== job 3982 ==
==> flow/design.v <==
module APB_master(input Transfer,               
                  input Wr_Rd,                  
                  input [4:0] Address,          
                  input [31:0] write_data,      
                  output reg [31:0] read_data,  
                  input PCLK,                   
                  input PRESETn,                
                  input PREADY,                 
                  input [31:0] PRDATA,          
                  input PSLVERR,                
                  output [4:0] PADDR,           
                  output PSELx,                 
                  output PENABLE,               
                  output PWRITE,                
                  output [31:0] PWDATA);        
    parameter IDLE = 2'b00, SETUP = 2'b01, ACCESS = 2'b10;
    (* fsm_encoding = "none" *) reg [1:0] ps;
    reg [1:0] ns;
    reg [4:0]  paddr_q;
    reg        pwrite_q;
    reg [31:0] pwdata_q;
    wire setup_open = PRESETn && Transfer && (ps == SETUP);
    always @(posedge PCLK) begin
        if (!PRESETn)
            ps <= IDLE;
        else
            ps <= ns;
    end
    always @(*) begin
        if (!PRESETn  || !Transfer)
            ns = IDLE;
        else
        begin
            case (ps)
                IDLE:    ns = SETUP;
                SETUP:   ns = PSLVERR ? IDLE : ACCESS;
                ACCESS:  ns = PSLVERR ? IDLE : (PREADY ? SETUP : ACCESS);
                default: ns = IDLE;
            endcase
        end
    end
    assign PSELx   = (ps == SETUP) || (ps == ACCESS);
    assign PENABLE = (ps == ACCESS);
    always @(posedge PCLK) begin
        if (setup_open) begin
            paddr_q  <= Address;
            pwrite_q <= Wr_Rd;
            if (Wr_Rd)
                pwdata_q <= write_data;
        end
    end
    assign PADDR  = setup_open ? Address : paddr_q;
    assign PWRITE = setup_open ? Wr_Rd   : pwrite_q;
    assign PWDATA = (setup_open && Wr_Rd) ? write_data : pwdata_q;
    always @(posedge PCLK) begin
        if (PRESETn && PSELx && PENABLE && PREADY && !PSLVERR && !PWRITE)
            read_data <= PRDATA;
    end
endmodule
module APB_slave(input PCLK,                
                 input PRESETn,             
                 input [4:0] PADDR,         
                 input PSELx,               
                 input PENABLE,             
                 input PWRITE,              
                 input [31:0]PWDATA,        
                 output PREADY,             
                 output [31:0] PRDATA,      
                 output PSLVERR);           
    reg [31:0] mem [0:31];  
    assign PREADY  = PRESETn && PSELx && PENABLE;
    assign PSLVERR = 1'b0;
    always @(posedge PCLK) begin
        if (PRESETn && PSELx && PENABLE && PWRITE)
            mem[PADDR] <= PWDATA;
    end
    assign PRDATA = mem[PADDR];
endmodule
module APB_top(input PCLK,
               input PRESETn,
               input Transfer,
               input Wr_Rd,
               input [4:0] Address,
               input [31:0] write_data,
               output [31:0] read_data);
    wire [4:0] PADDR;
    wire [31:0] PWDATA,PRDATA;
    wire PSELx,PENABLE,PWRITE,PREADY,PSLVERR;
    APB_master Design_master(Transfer,Wr_Rd,Address,write_data,read_data,PCLK,PRESETn,PREADY,PRDATA,PSLVERR,PADDR,PSELx,PENABLE,PWRITE,PWDATA);
    APB_slave Design_slave(PCLK,PRESETn,PADDR,PSELx,PENABLE,PWRITE,PWDATA,PREADY,PRDATA,PSLVERR);
endmodule
clock: 2.19 ns
lec_check: 0
abc_area: 1
cap_margin: 20
core_margin: 2
core_utilization: 70
place_density: 0.6
slew_margin: 20
run.sh (not shown) runs the stock make flow with config.mk's settings and CLKGATE_MAP_FILE=.
Although job 3982 finished all stages, its layout failed final checks on setup timing.
For job 3596, these inputs were changed with respect to job 3982:
Settings: swapping 70 for 72 in CORE_UTILIZATION; swapping 2.19 for 0.979 in the clock period (ns, I/O delays scaled along).
### Flow results
Of job 3596 and job 3982, the run reporting the higher tap cell count was job 3982. Higher cell area after layout goes to job 3982 over job 3596. Note that the final count of negative-setup-slack endpoints recorded for job 3982 amounts to 0.49 times the value seen in job 3596. Average via count per standard cell: lower on job 3596. Compared with job 3982, job 3596 shows via total after detailed routing lower by 5.7%. Of the runs job 3596 and job 3982, none of them finished clean. [job 3596] flow finished | final checks: failed | reasons: setup timing. Count of clock-buffer cells in the layout in job 3596 is 7.4% below job 3982. Summary of job 3596 over job 3982: core utilization dropped 0.72 points, highest ir drop seen on vdd climbed 0.0010 V. Compared with job 3982, job 3596 degrades power after layout. Measured against job 3982, the sequential power of job 3596 comes out at 2.2 times the reference value. Looking only at portion of total power attributed to sequential cells, and setting everything else aside, the lower value of job 3596 and job 3982 goes to job 3982.
Here is what was changed in the inputs of job 2998 compared with job 3596.
Settings: putting CTS_CLUSTER_SIZE at 37 where nothing was set; swapping 0.6 for 0.65 in PLACE_DENSITY; clearing ABC_AREA, which used to be 1; putting SETUP_SLACK_MARGIN at 0.55 where nothing was set; swapping 0.979 for 2.19 in the clock period (ns, I/O delays scaled along).
### Flow results
- Every stage of job 2998 finished as expected; the final checks, on the other hand, flagged setup timing, which means the layout fails.
- Job 3596 → job 2998: overall power after layout went down, internal portion of total power decreased by about 53% relative to the old numbers.
- Going from job 3596 to job 2998, the clock share of power was found to have gone up by 0.5 points.
- Compared with job 3596, job 2998 ends up with a smaller final cell area.
- In terms of number of cells traversed by the worst hold path, job 3596 and job 2998 differ only marginally.
- [job 2998 vs job 3596] worst hold slack after final layout: higher in job 2998
- Summary of job 2998 over job 3596: non-filler instance count after layout shrank by 35%, die extent in x shrank by 4.4%, die area shrank by 8.7%, number of tapcells shrank by about 10%.
- Global-route wire length before repair: job 2998 and job 3596 compared, higher one is job 3596
For job 8548, these inputs were changed with respect to job 2998:
Settings: a deleted PLACE_DENSITY that had been 0.65; a deleted SETUP_SLACK_MARGIN that had been 0.55; a change of CTS_CLUSTER_SIZE from 37 to 15; a change of the clock period (ns, I/O delays scaled along) from 2.19 to 1.89.
==> comparison <==
Job 8548: it failed with a tool error in global routing, so there are no final results. As far as floorplan row count goes, job 2998 and job 8548 are indistinguishable; the numbers are identical. Job 8548 ended with more final weighted congestion of routability-driven global placement than job 2998. Going from job 2998 to job 8548, post-CTS setup repair buffer count grew by more than half.
> inputs changed (job 8548 -> job 2922)
Settings: CORE_UTILIZATION now 40, was 72; CTS_CLUSTER_SIZE no longer set, was 15; PLACE_DENSITY now 0.6, previously not set; the clock period (ns, I/O delays scaled along) now 2.72, was 1.89.
### Flow results
Of job 8548 and job 2922, only job 8548 never reached the final stage. Job 2922 has half-perimeter wire length after placement above what job 8548 had. Between job 2922 and job 8548, the fraction of synthesized area in multiplexers does not differ in any meaningful way. Number of CTS-inserted buffers: job 8548 and job 2922 compared, lower one is job 8548. As far as number of instances in the synthesized netlist goes, job 2922 and job 8548 are indistinguishable; the numbers are identical. Looking at core outline area, job 2922 sits 80% above job 8548. Summary of job 2922 over job 8548: die size went up by 79%; number of input and output port buffers inserted stayed essentially flat; die span in x now sits higher. Job 2922 has placed standard-cell area above what job 8548 had. Placed instance count ends up higher on job 2922. Of the two candidates, job 8548 has the worse worst slack after detailed placement and job 2922 the better one.

---

RTL: the design.v shown in full above, as it stands there.
clock: 1.89 ns
lec_check: 0
cap_margin: 20
core_margin: 2
core_utilization: 72
cts_cluster_size: 15
place_density_lb_addon: 0.03
setup_slack_margin: 0.54
slew_margin: 20
The first run finished but failed the layout checks on setup timing.
==> next run, changes <==
- CORE_UTILIZATION: 72 -> 67
- CTS_CLUSTER_SIZE: 15 -> 37
- PLACE_DENSITY: not set -> 0.6
- PLACE_DENSITY_LB_ADDON: 0.03 -> not set
- SETUP_SLACK_MARGIN: 0.54 -> not set
- clock period: 1.89 -> 2.19 ns (I/O delays scaled with it)
The changed run completed and failed the layout checks on setup timing. Cell area fell by a few percent. Wire length fell by well over a third. Count of clock-buffer cells in the layout rose by 1. Utilization fell by 8.2 points. Non-clock buffer count fell by 30. Worst setup slack gains 1100 ps. Fmax rose by a quarter to a third. Via count fell by about a fifth. Sequential power fell by roughly a tenth.
==> next run, changes <==
- CORE_UTILIZATION: 67 -> 40
- CTS_CLUSTER_SIZE: 37 -> not set
- clock period: 2.19 -> 3.94 ns (I/O delays scaled with it)
Outcome: The new run went through all stages and came out clean. Synthesized area is unchanged. Clock power goes down by about 43%. Worst setup slack improves by 1200 ps. Power goes down by about 50%. Via count goes down by 12%. Core utilization goes down by 38 points. Final area goes down by 6.7%.

---

== job 7534 ==
RTL: the design.v shown in full above, as it stands there.
clock: 3.9 ns
lec_check: 0
cap_margin: 20
core_margin: 2
core_utilization: 40
cts_cluster_size: 57
max_routing_layer: met4
min_routing_layer: met2
slew_margin: 20
tns_end_percent: 60
Job 7534 was carried through to the last stage, and its layout satisfied the timing, design-rule and antenna checks.
[inputs] job 9885 vs job 7534
Settings: CTS_CLUSTER_SIZE removed (was 57); MAX_ROUTING_LAYER removed (was met4); MIN_ROUTING_LAYER removed (was met2); TNS_END_PERCENT removed (was 60); CORE_UTILIZATION changed from 40 to 68; the clock period (ns, I/O delays scaled along) changed from 3.9 to 2.19.
==> results <==
Class of the most critical hold timing path: reg2reg -> job 7534, in2reg -> job 9885
The die used by job 9885 is smaller than the one used by job 7534.
Job 9885 has less setup slack than job 7534.
Cell count (job 9885 over job 7534): decrease, about 5.4%
Cmp job 9885 and job 7534 / fraction of area in registers / lower: job 9885
No crash in job 9885: every stage finished, but the layout fails its final checks due to negative setup slack.
In the metrics for job 9885 and job 7534, the one carrying the lower number of nets at the end of the flow is job 7534.
Here is what was changed in the inputs of job 6479 compared with job 9885.
Settings: putting SETUP_SLACK_MARGIN at 0.22 where nothing was set; putting PLACE_DENSITY at 0.6 where nothing was set; swapping 68 for 40 in CORE_UTILIZATION; swapping 2.19 for 3.94 in the clock period (ns, I/O delays scaled along).
[summary]
Job 6479 closes out successfully: all stages finished, all timing, DRC and antenna checks passed.
Summary of job 6479 over job 9885: design area lost 11%, transition at the pin with the smallest max-transition slack went up by 0.046 ns, global-route wire length before repair has decreased.
In the metrics for job 6479 and job 9885, the one carrying the higher die area is job 6479.
Relative to job 9885, number of cells in the design after placement has increased by 448 in job 6479.
Count of clock-buffer cells in the layout shrinks by a few percent when moving from job 9885 to job 6479.
When job 6479 is measured against job 9885, its part of the total power dissipated in the clock network turns out 4.5 points higher.
In job 6479 the hold slack turned out 0.17 ns higher than in job 9885.
Input-level comparison between job 7233 and job 6479:
Settings: removing PLACE_DENSITY (formerly 0.6); setting CTS_CLUSTER_SIZE to 76 for the first time; changing CORE_UTILIZATION from 40 to 72; changing SETUP_SLACK_MARGIN from 0.22 to -0.12; setting ABC_AREA to 1 for the first time; changing the clock period (ns, I/O delays scaled along) from 3.94 to 2.19.
## What came out
Status for job 7233 and job 6479: clean finish in job 6479 only. On number of nets produced by synthesis: between job 7233 and job 6479, it ends up higher for job 7233. NOTE: hold slack in job 7233 falls short of that of job 6479. Comparing job 7233 and job 6479, number of setup violations in the final report is lower on job 6479. From job 6479 to job 7233 the numbers moved as follows: routed wire length up 32%, basic-gate share of the synthesized area counting and, or, nand and nor cells up 20 points, number of vias after detailed routing up about 56%.
What job 7263 does differently from job 7233 at the input level:
Settings: putting PLACE_DENSITY at 0.6 where nothing was set; clearing CTS_CLUSTER_SIZE, which used to be 76; clearing SETUP_SLACK_MARGIN, which used to be -0.12; swapping 72 for 40 in CORE_UTILIZATION; clearing ABC_AREA, which used to be 1; swapping 2.19 for 5.0 in the clock period (ns, I/O delays scaled along).
Findings:
Job 7263 finished end to end and its layout was clean on timing, DRC and antenna. PRESETn as the beginning of the critical path was reported by job 7263, and Design_master.ps[0] by job 7233. TritonCTS buffer count (lower): job 7233. The prevailing logic family in the synthesized netlist comes out simple AND/OR/NAND/NOR gates in one run and multiplexers in the other, namely in job 7233 and job 7263 respectively. | end-of-flow core utilization | lower: job 7263 |. Average vias per placed instance shrinks by more than 10% when moving from job 7233 to job 7263.
Power and IR drop assume default switching activity.
